==> tundra: inputs <==
## top
module top(
    input logic clock, reset,
    input logic [9:0] inp,
    output logic [9:0] out
);
    logic [15:0] a, b, y;
    logic [3:0] sel;
    logic signal;
    input_16 in1(.clock, .reset, .data_in(inp), .num1(a), .num2(b), .op(sel), .start(signal));
    fpu_16 calc(.a, .b_ori(b), .sel, .y);
    output_16 out1(.clock, .reset, .ans(y), .done_calc(signal), .data_out(out));
endmodule
clock: 5.99 ns
lec_check: 0
abc_area: 1
cap_margin: 15
cell_pad_in_sites_detail_placement: 1
cell_pad_in_sites_global_placement: 0
core_margin: 8
core_utilization: 66
cts_cluster_diameter: 359
gpl_routability_driven: 1
gpl_timing_driven: 0
max_routing_layer: met5
min_routing_layer: met1
place_density: 0.6
setup_slack_margin: 1.65
slew_margin: 10
tns_end_percent: 25
run.sh (not shown) runs the stock make flow with config.mk's settings and CLKGATE_MAP_FILE=.
==> indigo (differences from tundra) <==
==> flow/config.mk (replaced) <==
export PLATFORM = sky130hd
export DESIGN_NAME = top
export DESIGN_NICKNAME = top
export VERILOG_FILES = /design/flow/design.v
export SDC_FILE = /design/flow/constraint.sdc
export NUM_CORES = 4
export LEC_CHECK = 0
export ABC_AREA = 0
export CAP_MARGIN = 15
export CELL_PAD_IN_SITES_DETAIL_PLACEMENT = 1
export CELL_PAD_IN_SITES_GLOBAL_PLACEMENT = 1
export CORE_MARGIN = 4
export CORE_UTILIZATION = 28
export CTS_CLUSTER_DIAMETER = 77
export GPL_ROUTABILITY_DRIVEN = 1
export GPL_TIMING_DRIVEN = 0
export MAX_ROUTING_LAYER = met4
export MIN_ROUTING_LAYER = met2
export PLACE_DENSITY = 0.6
export SETUP_SLACK_MARGIN = -0.01
export SLEW_MARGIN = 10
export TNS_END_PERCENT = 25
==> qor summary <==
Result of the run: tundra aborted with a tool error; indigo finished with violations
Failing step: tundra detailed placement (3_5_place_dp); indigo -
Violated checks: tundra -; indigo setup timing
Cell Rows: tundra 56; indigo 88
Chip Height: tundra 170 um; indigo 251 um
Yosys aoi share: tundra 16.9%; indigo 28.7%
Portion of synthesized cell area occupied by the leading cell type: tundra 19.0%; indigo 11.9%
Gp weighted congestion: tundra 1.04; indigo 1.04
Mux share of post-synthesis cell area: tundra 0.0640%; indigo 4.09%
FFs w/ async S/R, synth: tundra 100%; indigo 100%
Flops & latches, synth: tundra 48; indigo 48
Total Die Area: tundra 0.0289 mm^2; indigo 0.0629 mm^2
Area of the synthesized netlist per yosys stat: tundra 0.0156 mm^2; indigo 0.0165 mm^2
Yosys Instances: tundra 2,600; indigo 2,303
Most common cell in the netlist: tundra sky130_fd_sc_hd__nand2_1; indigo sky130_fd_sc_hd__nand2_1
Count of mapped cells out of synthesis: tundra 2,600; indigo 2,303
Parity-gate share of the synthesized area counting xor and xnor cells: tundra 3.52%; indigo 3.64%
Post-synth design cell area: tundra 0.0156 mm^2; indigo 0.0165 mm^2
Floorplan die width: tundra 170 um; indigo 251 um
Adder share: tundra 23.6%; indigo 22.3%
Sequential share of the synthesized area: tundra 7.68%; indigo 7.28%
Number of library cell types mapped by synthesis: tundra 70; indigo 106
Post-Syn Area per Cell: tundra 6.02 um^2; indigo 7.16 um^2
Simple share: tundra 35.3%; indigo 26.4%
FP Core Util: tundra 66.8%; indigo 28.4%
Most area-hungry cell type in the Yosys netlist: tundra sky130_fd_sc_hd__nand2_1; indigo sky130_fd_sc_hd__ha_1
Core area: tundra 0.0234 mm^2; indigo 0.0580 mm^2
Number of nets produced by synthesis: tundra 2,855; indigo 2,558

---

==> v26 <==
Starting RTL as in the previous note.
// top
module top(
    input logic clock, reset,
    input logic [9:0] inp,
    output logic [9:0] out
);
    logic [15:0] a, b, y;
    logic [3:0] sel;
    logic signal;
    input_16 in1(.clock, .reset, .data_in(inp), .num1(a), .num2(b), .op(sel), .start(signal));
    fpu_16 calc(.a, .b_ori(b), .sel, .y);
    output_16 out1(.clock, .reset, .ans(y), .done_calc(signal), .data_out(out));
endmodule
export LEC_CHECK = 0
export CAP_MARGIN = 20
export CORE_MARGIN = 2
export CORE_UTILIZATION = 40
export SLEW_MARGIN = 20
create_clock -name core_clock -period 6.75 [get_ports {clock}]
==> v33 (differences from v26) <==
ABC_AREA = 0   (was unset)
CELL_PAD_IN_SITES_DETAIL_PLACEMENT = 1   (was unset)
CORE_MARGIN = 5   (was 2)
CORE_UTILIZATION = 47   (was 40)
CTS_CLUSTER_DIAMETER = 46   (was unset)
CTS_CLUSTER_SIZE = 55   (was unset)
GPL_TIMING_DRIVEN = 0   (was unset)
HOLD_SLACK_MARGIN = 0.21   (was unset)
PLACE_DENSITY_LB_ADDON = 0.21   (was unset)
SETUP_SLACK_MARGIN = 0.06   (was unset)
SLEW_MARGIN = 5   (was 20)
TNS_END_PERCENT = 50   (was unset)
==> flow/constraint.sdc (replaced) <==
create_clock -name core_clock -period 8.72 [get_ports {clock}]
set_input_delay 1.7440 -clock core_clock [delete_from_list [all_inputs] [get_ports {clock}]]
set_output_delay 1.7440 -clock core_clock [all_outputs]
set_load 0.01 [all_outputs]
==> v28 (differences from v26) <==
CORE_UTILIZATION = 66   (was 40)
HOLD_SLACK_MARGIN = 0.29   (was unset)
SETUP_SLACK_MARGIN = 1.53   (was unset)
TNS_END_PERCENT = 5   (was unset)
==> flow/constraint.sdc (replaced) <==
create_clock -name core_clock -period 5.59 [get_ports {clock}]
set_input_delay 1.1180 -clock core_clock [delete_from_list [all_inputs] [get_ports {clock}]]
set_output_delay 1.1180 -clock core_clock [all_outputs]
set_load 0.01 [all_outputs]
==> run notes <==
run results: outcome failed layout checks, Blocking Checks negative setup slack, clk latency of the worst-skew pair 0.32 ns, Worst path max stage delay roughly 0.67 ns, setup violators final 7, met3 Use GR 0.08306, fin area 0.01973 mm2, GP Congestion roughly 1.1, Non-CTS buffers roughly 260, final max-slew violation count 0, Final WS setup -0.2020 ns, largest net degree at the start of global routing 37, ANT cells 2, Die Ht 197.4 um, slew margin rel. 0.2402
[end of results for v33]
==> run notes <==
run results: Worst path max stage delay 0.53 ns, met3 Use GR 0.06731, outcome failed layout checks, setup violators final 8, clk latency of the worst-skew pair 0.30 ns, slew margin rel. 0.3593, largest net degree at the start of global routing approximately 49, ANT cells 0, Die Ht 207.1 um, Final WS setup -0.7739 ns, Blocking Checks negative setup slack, # IOs 22, syn avg cell area 7.164 um2, final max-slew violation count 0, GP Congestion 1.017, Non-CTS buffers 704
[end of results for v26]
==> run notes <==
run results: outcome aborted with a tool error, failing step 5_1_grt, Stop Error [ERROR GRT-0116] Global routing finished with congestion. Check the congestion regions in the DRC Viewer., dpl cells between 3000 and 4000, biggest area cells ha_1 (12%), fa_1 (10%), dfrtp_1 (7.3%), met3 Use GR 0.5756, Die Ht between 150 and 200 um, Synth Cell Area 0.01650 mm2, Synth Register Bits 48, Mux area share 0.04088, die width 162.1 um, Rows 57
[end of results for v28]
